## ieee754multiplier
module ieee754multiplier (
    input logic clk, rst_n,
    input logic [31:0] a_i,
    input logic [31:0] b_i,
    input logic start_i,
    output logic done_o,
    output logic nan_o,
    output logic inifinit_o,
    output logic overflow_o,
    output logic underflow_o,
    output logic [31:0] product_o
);
Settings: LEC_CHECK=0, ABC_AREA=1, CAP_MARGIN=20, CORE_MARGIN=2, CORE_UTILIZATION=72, CTS_CLUSTER_DIAMETER=370, CTS_CLUSTER_SIZE=95, PLACE_DENSITY=0.39, SLEW_MARGIN=20; clock period 3.48 ns.
run.sh (not shown) runs the stock make flow with config.mk's settings and CLKGATE_MAP_FILE=.
The starting point ended with an error in 5_1_grt.
Change:
- ABC_AREA: 1 -> default
- CORE_UTILIZATION: 72 -> 50
- CTS_CLUSTER_DIAMETER: 370 -> default
- CTS_CLUSTER_SIZE: 95 -> default
- PLACE_DENSITY: 0.39 -> default
- clock period: 3.48 -> 9.0 ns (I/O delays scaled with it)
Outcome: This time the run finished with timing, DRC and antenna clean; synthesized cell count is lower by 24%; area after synthesis is lower by 6.6%; die size is higher by 34%.
Change:
- CAP_MARGIN: 20 -> 0
- CORE_ASPECT_RATIO: default -> 0.5
- CORE_MARGIN: 2 -> 7
- TNS_END_PERCENT: default -> 15
Result: The changed run produced a clean layout. Count of clock-buffer cells in the layout decreases by 1. Final area barely changes. Worst setup slack is worse by 170 ps. Synthesized area stays the same.
Change:
- ABC_AREA: default -> 1
- CAP_MARGIN: 0 -> 20
- CORE_ASPECT_RATIO: 0.5 -> default
- CORE_MARGIN: 7 -> 2
- CORE_UTILIZATION: 50 -> 40
- GPL_ROUTABILITY_DRIVEN: default -> 0
- GPL_TIMING_DRIVEN: default -> 0
- SETUP_SLACK_MARGIN: default -> -0.9
- TNS_END_PERCENT: 15 -> 35
=> Core utilization shrinks by 11 points. Synthesized cell count went up by 32%. Global-route usage rises by 1.7 points. Routed wire length rises by 29%. Clock skew hardly moves.
Change:
- ABC_AREA: 1 -> default
- CAP_MARGIN: 20 -> 0
- CORE_ASPECT_RATIO: default -> 0.5
- CORE_MARGIN: 2 -> 7
- CORE_UTILIZATION: 40 -> 72
- GPL_ROUTABILITY_DRIVEN: 0 -> default
- GPL_TIMING_DRIVEN: 0 -> default
- PLACE_DENSITY_LB_ADDON: default -> 0.23
- SETUP_SLACK_MARGIN: -0.9 -> default
- TNS_END_PERCENT: 35 -> 15
Effect:
- critical path depth went down by 4
- clock-buffer cell count drops by 1
- sequential share of layout area went up by 1.1 points
- final area is lower by a little under a tenth
- via count goes down by roughly a tenth
- clock skew grows by 3.4 ps
- worst setup slack loses 440 ps
- wire length goes down by about a fifth
- die size decreases by well over a third
Change:
- ABC_AREA: default -> 1
- CAP_MARGIN: 0 -> 20
- CELL_PAD_IN_SITES_DETAIL_PLACEMENT: default -> 1
- CORE_ASPECT_RATIO: 0.5 -> 1.21
- CORE_MARGIN: 7 -> 2
- CORE_UTILIZATION: 72 -> 42
- CTS_CLUSTER_DIAMETER: default -> 189
- GPL_ROUTABILITY_DRIVEN: default -> 0
- GPL_TIMING_DRIVEN: default -> 1
- PLACE_DENSITY_LB_ADDON: 0.23 -> default
- SETUP_SLACK_MARGIN: default -> -0.8
- TNS_END_PERCENT: 15 -> 35
=>
- The new run passed the timing, design-rule and antenna checks
- cell area came out higher by about 7.5%
- non-clock buffer count came out lower by 13
- maximum frequency came out higher by about 11%
- worst setup slack improves by 800 ps
- sequential share of layout area came out lower by 0.90 points

ieee754multiplier again, from the RTL that the note above started with.
Design ieee754multiplier, start of the top module:
module ieee754multiplier (
    input logic clk, rst_n,
    input logic [31:0] a_i,
    input logic [31:0] b_i,
    input logic start_i,
    output logic done_o,
    output logic nan_o,
    output logic inifinit_o,
    output logic overflow_o,
    output logic underflow_o,
    output logic [31:0] product_o
);
==> flow/config.mk <==
export PLATFORM = sky130hd
export DESIGN_NAME = ieee754multiplier
export DESIGN_NICKNAME = ieee754multiplier
export VERILOG_FILES = /design/flow/design.v
export SDC_FILE = /design/flow/constraint.sdc
export NUM_CORES = 4
export LEC_CHECK = 0
export CAP_MARGIN = 15
export CELL_PAD_IN_SITES_DETAIL_PLACEMENT = 0
export CORE_ASPECT_RATIO = 0.93
export CORE_MARGIN = 2
export CORE_UTILIZATION = 72
export CTS_CLUSTER_DIAMETER = 242
export CTS_CLUSTER_SIZE = 21
export GPL_TIMING_DRIVEN = 1
export MAX_ROUTING_LAYER = met5
export SETUP_SLACK_MARGIN = 1.59
export SLEW_MARGIN = 25
==> flow/constraint.sdc <==
create_clock -name core_clock -period 6.24 [get_ports {clk}]
set_input_delay 1.2480 -clock core_clock [delete_from_list [all_inputs] [get_ports {clk}]]
set_output_delay 1.2480 -clock core_clock [all_outputs]
set_load 0.01 [all_outputs]
The first run finished with negative setup slack left.
Next try:
Settings changed: CAP_MARGIN 15 to 40, CTS_CLUSTER_DIAMETER 242 to 308, CTS_CLUSTER_SIZE 21 to 99, PLACE_DENSITY set to 0.48, SETUP_SLACK_MARGIN 1.59 to -0.97.
Clock period 6.24 ns to 9.79 ns, I/O delays scaled along.
Result:
- This time the run finished with timing, DRC and antenna clean
- worst setup slack is better by 2800 ps
- sequential cell count stays the same
- first-iteration DRC count fell by well over a third
- utilization shrinks by 13 points
- global-route usage fell by 7.8 points
- non-clock buffer count decreases by 347
Next try:
Settings changed: CTS_CLUSTER_DIAMETER 308 to 242, CTS_CLUSTER_SIZE 99 to 21, PLACE_DENSITY 0.48 to unset, SETUP_SLACK_MARGIN -0.97 to -0.6.
Clock period 9.79 ns to 6.24 ns, I/O delays scaled along.
The changed run finished but fails on negative setup slack.
Synthesized cell count stays the same.
Die area does not change.
Non-clock buffer count went up by 321.
Sequential cell count does not change.
Next try:
Settings changed: CAP_MARGIN 40 to 0, CTS_CLUSTER_DIAMETER 242 to 308, CTS_CLUSTER_SIZE 21 to 14, SETUP_SLACK_MARGIN -0.6 to -0.88.
Clock period 6.24 ns to 14.2 ns, I/O delays scaled along.
What happened:
- Now the flow ran to the end with no violations
- non-clock buffer count shrinks by 340
- cell area shrinks by 13%
- worst setup slack improved by 6700 ps
- final cell count shrinks by 9.8%
- via count shrinks by 13%
Next try:
Settings changed: CAP_MARGIN 0 to 40, CORE_UTILIZATION 72 to 32, PLACE_DENSITY set to 0.89, SETUP_SLACK_MARGIN -0.88 to -0.98, TNS_END_PERCENT set to 15.
Clock period 14.2 ns to 9.79 ns, I/O delays scaled along.
Outcome: The new run went through all stages and came out clean. Final area came out higher by about 3.5%. Via count climbs by 0.68%. Wire length barely changes. Flip-flop count is unchanged. Critical path depth falls by 1. Hold slack is worse by 17 ps. Fmax goes up by 4.4%. Synthesized area does not change. Core utilization went down by 43 points.
Next try:
Settings changed: CORE_UTILIZATION 32 to 65, PLACE_DENSITY 0.89 to unset, SETUP_SLACK_MARGIN -0.98 to 1.16, TNS_END_PERCENT 15 to unset.
Clock period 9.79 ns to 14.2 ns, I/O delays scaled along.
- cell count shrinks by 14%
- count of clock-buffer cells in the layout grows by 1
- hold slack improved by 10 ps
- fmax grows by 1.6%
- routed wire length hardly moves
